== indigo ==
==> flow/design.v (excerpt) <==
module axi_gpio_expanded
#(
    parameter C_ALL_INPUTS        = 0,             
    parameter C_ALL_OUTPUTS       = 0,             
    parameter C_GPIO_WIDTH        = 32,            
    parameter C_DOUT_DEFAULT      = 32'h00000000,  
    parameter C_TRI_DEFAULT       = 32'hFFFFFFFF,  
    parameter C_IS_DUAL           = 1,             
    parameter C_ALL_INPUTS_2      = 0,             
    parameter C_ALL_OUTPUTS_2     = 0,             
    parameter C_GPIO2_WIDTH       = 32,            
    parameter C_DOUT_DEFAULT_2    = 32'h00000000,  
    parameter C_TRI_DEFAULT_2     = 32'hFFFFFFFF,  
    parameter C_INTERRUPT_PRESENT = 1              
)
(
    input logic ACLK,     
    input logic ARESETn,  
    input  logic              [8:2] AWADDR,    
    input  logic              [2:0] AWPROT,    
    input  logic                    AWVALID,   
    output logic                    AWREADY,   
    input  logic             [31:0] WDATA,   
    input  logic              [3:0] WSTRB,   
    input  logic                    WVALID,  
    output logic                    WREADY,  
    output logic              [1:0] BRESP,   
    output logic                    BVALID,  
    input  logic                    BREADY,  
    input  logic              [8:2] ARADDR,    
    input  logic              [2:0] ARPROT,    
    input  logic                    ARVALID,   
    output logic                    ARREADY,   
    output logic             [31:0] RDATA,   
    output logic              [1:0] RRESP,   
    output logic                    RVALID,  
    input  logic                    RREADY,  
    output logic ip2intc_irpt,                    
    input  logic  [C_GPIO_WIDTH-1:0] gpio_io_i,   
    output logic  [C_GPIO_WIDTH-1:0] gpio_io_o,   
    output logic  [C_GPIO_WIDTH-1:0] gpio_io_t,   
    input  logic [C_GPIO2_WIDTH-1:0] gpio2_io_i,  
    output logic [C_GPIO2_WIDTH-1:0] gpio2_io_o,  
    output logic [C_GPIO2_WIDTH-1:0] gpio2_io_t   
);
Size: ~1100 cells after synthesis, ~300 flip-flops, roughly 300 I/O pins.
Settings: LEC_CHECK=0, ABC_AREA=0, CAP_MARGIN=20, CELL_PAD_IN_SITES_DETAIL_PLACEMENT=0, CELL_PAD_IN_SITES_GLOBAL_PLACEMENT=0, CORE_ASPECT_RATIO=1.01, CORE_MARGIN=2, CORE_UTILIZATION=70, GPL_ROUTABILITY_DRIVEN=0, GPL_TIMING_DRIVEN=1, MAX_ROUTING_LAYER=met5, SETUP_SLACK_MARGIN=0.51, SLEW_MARGIN=20; clock period 1.73 ns.
run.sh (not shown) runs the stock make flow with config.mk's settings and CLKGATE_MAP_FILE=.
indigo is listed as incomplete: the tool reported an error in clock tree synthesis (4_1_cts) and the run ended there.
For harbor, these inputs were changed with respect to indigo:
# indigo
export LEC_CHECK = 0
export ABC_AREA = 0
export CAP_MARGIN = 20
export CELL_PAD_IN_SITES_DETAIL_PLACEMENT = 0
export CELL_PAD_IN_SITES_GLOBAL_PLACEMENT = 0
export CORE_ASPECT_RATIO = 1.01
export CORE_MARGIN = 2
export CORE_UTILIZATION = 70
export GPL_ROUTABILITY_DRIVEN = 0
export GPL_TIMING_DRIVEN = 1
export MAX_ROUTING_LAYER = met5
export SETUP_SLACK_MARGIN = 0.51
export SLEW_MARGIN = 20
create_clock -name core_clock -period 1.73 [get_ports {ACLK}]
# harbor
export LEC_CHECK = 0
export CAP_MARGIN = 20
export CORE_MARGIN = 2
export CORE_UTILIZATION = 63
export SLEW_MARGIN = 20
create_clock -name core_clock -period 6.61 [get_ports {ACLK}]
Findings:
harbor: all stages complete, timing, DRC and antenna checks passed
Max half-perimeter wire length after detailed placement across harbor and indigo: indigo
As far as synthesized cell count goes, indigo and harbor are indistinguishable; the numbers are identical.
Per the comparison of harbor with indigo, instance area at placement went down about 4%, die extent in y increased by 6.0 µm relative to the old numbers, post-synthesis cell area was more or less identical.
Going from indigo to harbor, the initial cell density of the core was found to have gone down by 6.9 points.
The die area reported for harbor is greater than that of indigo by about 11%.
What juniper does differently from harbor at the input level:
# harbor
export LEC_CHECK = 0
export CAP_MARGIN = 20
export CORE_MARGIN = 2
export CORE_UTILIZATION = 63
export SLEW_MARGIN = 20
create_clock -name core_clock -period 6.61 [get_ports {ACLK}]
# juniper
export LEC_CHECK = 0
export CAP_MARGIN = 20
export CORE_MARGIN = 2
export CORE_UTILIZATION = 68
export CTS_CLUSTER_SIZE = 20
export SLEW_MARGIN = 20
create_clock -name core_clock -period 1.99 [get_ports {ACLK}]
==> comparison <==
Going from harbor to juniper, die span in x shrank by a few percent.
Diff harbor -> juniper | last weighted congestion value of the routability-driven placer | up by a few percent
No final results exist for juniper, since it was stopped by error GRT-0116 during global routing (5_1_grt).
The lower die span in y of juniper and harbor is in juniper.
On juniper: post-CTS resize count is 18 higher than what harbor gave.
Summary of the comparison: pre-placement core utilization is higher in juniper, relative to harbor.
The die area in juniper is 0.929 times that in harbor.
Looking at detailed-placement wirelength estimate across juniper and harbor, the one that comes out lower is harbor.
The higher instance count after placement with tap cells included of juniper and harbor is in juniper.
Looking only at total clock buffers created by CTS, and setting everything else aside, the higher value of juniper and harbor goes to harbor.
What onyx does differently from juniper at the input level:
# juniper
export LEC_CHECK = 0
export CAP_MARGIN = 20
export CORE_MARGIN = 2
export CORE_UTILIZATION = 68
export CTS_CLUSTER_SIZE = 20
export SLEW_MARGIN = 20
create_clock -name core_clock -period 1.99 [get_ports {ACLK}]
# onyx
export LEC_CHECK = 0
export CAP_MARGIN = 20
export CORE_MARGIN = 2
export CORE_UTILIZATION = 59
export SLEW_MARGIN = 20
create_clock -name core_clock -period 3.29 [get_ports {ACLK}]
==> comparison <==
Per the comparison of onyx with juniper, number of buffers created by CTS went up by about 7%; floorplan row count rose about 9%; floorplan core area shows an increase of 17%; fraction of synthesized area in multiplexers barely changed. Both conditions hold for onyx: the flow ran to the end and the final layout passed the timing, DRC and antenna checks. On die area, onyx does worse than juniper. juniper has higher final weighted congestion of routability-driven global placement than onyx. Comparing the two runs side by side, onyx comes out ahead of juniper on worst setup timing slack at the placement stage.
